==> trial 47: inputs <==
==> flow/design.v <==
module tpumac
 #(parameter BITS_AB=8,
   parameter BITS_C=16)
  (
   input clk, rst_n, WrEn, en,
   input signed [BITS_AB-1:0] Ain,
   input signed [BITS_AB-1:0] Bin,
   input signed [BITS_C-1:0] Cin,
   output reg signed [BITS_AB-1:0] Aout,
   output reg signed [BITS_AB-1:0] Bout,
   output reg signed [BITS_C-1:0] Cout
  );
  reg signed [BITS_C-1:0] Mult;
  reg [BITS_C-1:0] Adder, CMux;
  assign Mult = Ain * Bin;
  assign Adder = Mult + Cout;
  assign CMux = WrEn ? Cin : Adder;
  always@(posedge clk, negedge rst_n) begin
	if (!rst_n) begin
		Aout <= '0;
		Bout <= '0;
		Cout <= '0;
	end
	else if (en) begin
		Aout <= Ain;
		Bout <= Bin;
		Cout <= CMux;
	end
  end
endmodule
==> flow/run.sh <==
#!/bin/bash
# the make line also repeats each setting of config.mk as NAME=value (left out here)
make -C /OpenROAD-flow-scripts/flow DESIGN_CONFIG=/design/flow/config.mk WORK_HOME=/design/flow/orfs CLKGATE_MAP_FILE= finish
==> flow/config.mk <==
export PLATFORM = sky130hd
export DESIGN_NAME = tpumac
export DESIGN_NICKNAME = tpumac
export VERILOG_FILES = /design/flow/design.v
export SDC_FILE = /design/flow/constraint.sdc
export NUM_CORES = 4
export LEC_CHECK = 0
export ABC_AREA = 1
export CAP_MARGIN = 20
export CORE_MARGIN = 2
export CORE_UTILIZATION = 30
export CTS_CLUSTER_DIAMETER = 297
export CTS_CLUSTER_SIZE = 95
export SETUP_SLACK_MARGIN = 1.05
export SLEW_MARGIN = 20
==> flow/constraint.sdc <==
create_clock -name core_clock -period 3.67 [get_ports {clk}]
set_input_delay 0.7340 -clock core_clock [delete_from_list [all_inputs] [get_ports {clk}]]
set_output_delay 0.7340 -clock core_clock [all_outputs]
set_load 0.01 [all_outputs]
==> trial 21: changes against trial 47 <==
==> flow/config.mk (replaced) <==
export PLATFORM = sky130hd
export DESIGN_NAME = tpumac
export DESIGN_NICKNAME = tpumac
export VERILOG_FILES = /design/flow/design.v
export SDC_FILE = /design/flow/constraint.sdc
export NUM_CORES = 4
export LEC_CHECK = 0
export CAP_MARGIN = 20
export CORE_MARGIN = 2
export CORE_UTILIZATION = 63
export CTS_CLUSTER_DIAMETER = 27
export SLEW_MARGIN = 20
==> flow/constraint.sdc (replaced) <==
create_clock -name core_clock -period 4.95 [get_ports {clk}]
set_input_delay 0.9900 -clock core_clock [delete_from_list [all_inputs] [get_ports {clk}]]
set_output_delay 0.9900 -clock core_clock [all_outputs]
set_load 0.01 [all_outputs]
==> Slide: Implementation Results <==
Implementation Results

Critical path
  – Arr. time, crit path: 5.20 ns

Detailed routing
  – Vias per cell: 5.767

Run status
  – SO Faults: setup timing
  – Outcome: finished with violations

Die
  – DIE AREA: between 0.007 and 0.008 sq mm
  – Taps Inserted: 77

Final timing
  – Final setup viols: 3
  – Hold Slack: around 0.51 ns
  – Final worst slack: -0.08310 ns

Final layout
  – Clock network share of area: 0.01574
  – Number of fill cells: roughly 280

Synthesis
  – Cell count in the Yosys report: 406
  – Commonest cells in the netlist: inv_1 (74), fa_1 (71), ha_1 (37), and2_1 (32), dfrtp_1 (32)
The numbers above come from trial 21.

==> Slide: Implementation Results <==
Implementation Results

Final timing
  – Final worst slack: -0.7916 ns
  – Hold Slack: 0.4751 ns
  – Final setup viols: 11

Final layout
  – Clock network share of area: 0.02152

Run status
  – Outcome: finished with violations
  – SO Faults: setup timing

Synthesis
  – Commonest cells in the netlist: nand2_1 (164), inv_1 (119), fa_1 (71), ha_1 (37), nor2_1 (33)
  – Cell count in the Yosys report: 565
The numbers above come from trial 47.



==> trial 24: inputs <==
RTL: the design.v shown in full above, as it stands there.
export LEC_CHECK = 0
export ABC_AREA = 1
export CAP_MARGIN = 20
export CORE_MARGIN = 2
export CORE_UTILIZATION = 71
export CTS_CLUSTER_DIAMETER = 396
export CTS_CLUSTER_SIZE = 96
export SETUP_SLACK_MARGIN = 0.53
export SLEW_MARGIN = 20
create_clock -name core_clock -period 1.79 [get_ports {clk}]
run.sh (not shown) runs the stock make flow with config.mk's settings and CLKGATE_MAP_FILE=.
==> trial 60: changes against trial 24 <==
- CORE_ASPECT_RATIO: unset -> 1.58
- CORE_UTILIZATION: 71 -> 72
- PLACE_DENSITY: unset -> 0.35
- TNS_END_PERCENT: unset -> 10
==> trial 39: changes against trial 24 <==
- ABC_AREA: 1 -> unset
- CORE_UTILIZATION: 71 -> 66
- CTS_CLUSTER_DIAMETER: 396 -> unset
- CTS_CLUSTER_SIZE: 96 -> unset
- SETUP_SLACK_MARGIN: 0.53 -> 1.14
==> flow/constraint.sdc (replaced) <==
create_clock -name core_clock -period 4.46 [get_ports {clk}]
set_input_delay 0.8920 -clock core_clock [delete_from_list [all_inputs] [get_ports {clk}]]
set_output_delay 0.8920 -clock core_clock [all_outputs]
set_load 0.01 [all_outputs]
==> build 41: changes against trial 24 <==
- ABC_AREA: 1 -> unset
- CORE_UTILIZATION: 71 -> 40
- CTS_CLUSTER_DIAMETER: 396 -> unset
- CTS_CLUSTER_SIZE: 96 -> unset
- SETUP_SLACK_MARGIN: 0.53 -> unset
==> flow/constraint.sdc (replaced) <==
create_clock -name core_clock -period 5.2 [get_ports {clk}]
set_input_delay 1.0400 -clock core_clock [delete_from_list [all_inputs] [get_ports {clk}]]
set_output_delay 1.0400 -clock core_clock [all_outputs]
set_load 0.01 [all_outputs]
==> comparison <==
- Against build 41, the final cell count of trial 39 is smaller by about 8%.
- In build 41 the critical path depth is higher than in trial 39, by 5.
- Of trial 39 and build 41, build 41 has the higher register-to-register slack (gap 0.99 ns).
- Between build 41 and trial 39, the lower setup slack is in trial 39 (gap 0.66 ns).
- In trial 39 the global-route usage is higher than in build 41, by 20 points.
- Trial 39 ran to the end with violations: negative setup slack. Trial 60 never finished: it broke off in clock tree synthesis. Trial 24 failed in detailed placement on DPL-0033. Build 41 produced a clean layout.
- Synthesized cell count: trial 39 is smaller than trial 24 (28%).
- Against trial 39, the design area of build 41 is smaller by about 8%.
==> figures <==
Inverters: trial 60 -; trial 39 75; trial 24 -; build 41 75
Portion of the clock cycle consumed by the worst path in the final layout: trial 60 -; trial 39 111.2%; trial 24 -; build 41 96.89%
Critical path destination: trial 60 -; trial 39 Cout[15]$_DFFE_PN0P_; trial 24 -; build 41 Cout[15]$_DFFE_PN0P_
Endpoints failing hold: trial 60 -; trial 39 0; trial 24 -; build 41 0
Cell area after technology mapping: trial 60 0.004471 sq mm; trial 39 0.004183 sq mm; trial 24 0.004471 sq mm; build 41 0.004183 sq mm
Post-Route Skew: trial 60 -; trial 39 0.002012 ns; trial 24 -; build 41 0.009449 ns
RSZ-0062 raised after global routing: trial 60 -; trial 39 yes; trial 24 -; build 41 no
Clock network area share: trial 60 -; trial 39 1.612%; trial 24 -; build 41 1.600%
WP data required: trial 60 -; trial 39 4.59 ns; trial 24 -; build 41 5.35 ns
Detailed-route wire length on metal 1: trial 60 -; trial 39 5196 um; trial 24 -; build 41 3884 um
Synthesized area per cell: trial 60 7.912 sq um; trial 39 10.30 sq um; trial 24 7.912 sq um; build 41 10.30 sq um
Highest metal layer with signal wires: trial 60 -; trial 39 met4; trial 24 -; build 41 met4
Status: trial 60 stopped before the end; trial 39 failed layout checks; trial 24 stopped before the end; build 41 timing/DRC/antenna clean
Last stage reached: trial 60 clock tree synthesis; trial 39 -; trial 24 detailed placement; build 41 -
Violated checks: trial 60 -; trial 39 negative setup slack; trial 24 -; build 41 -
Placed wire-length estimate after detailed placement: trial 60 13650 um; trial 39 8113 um; trial 24 -; build 41 7603 um
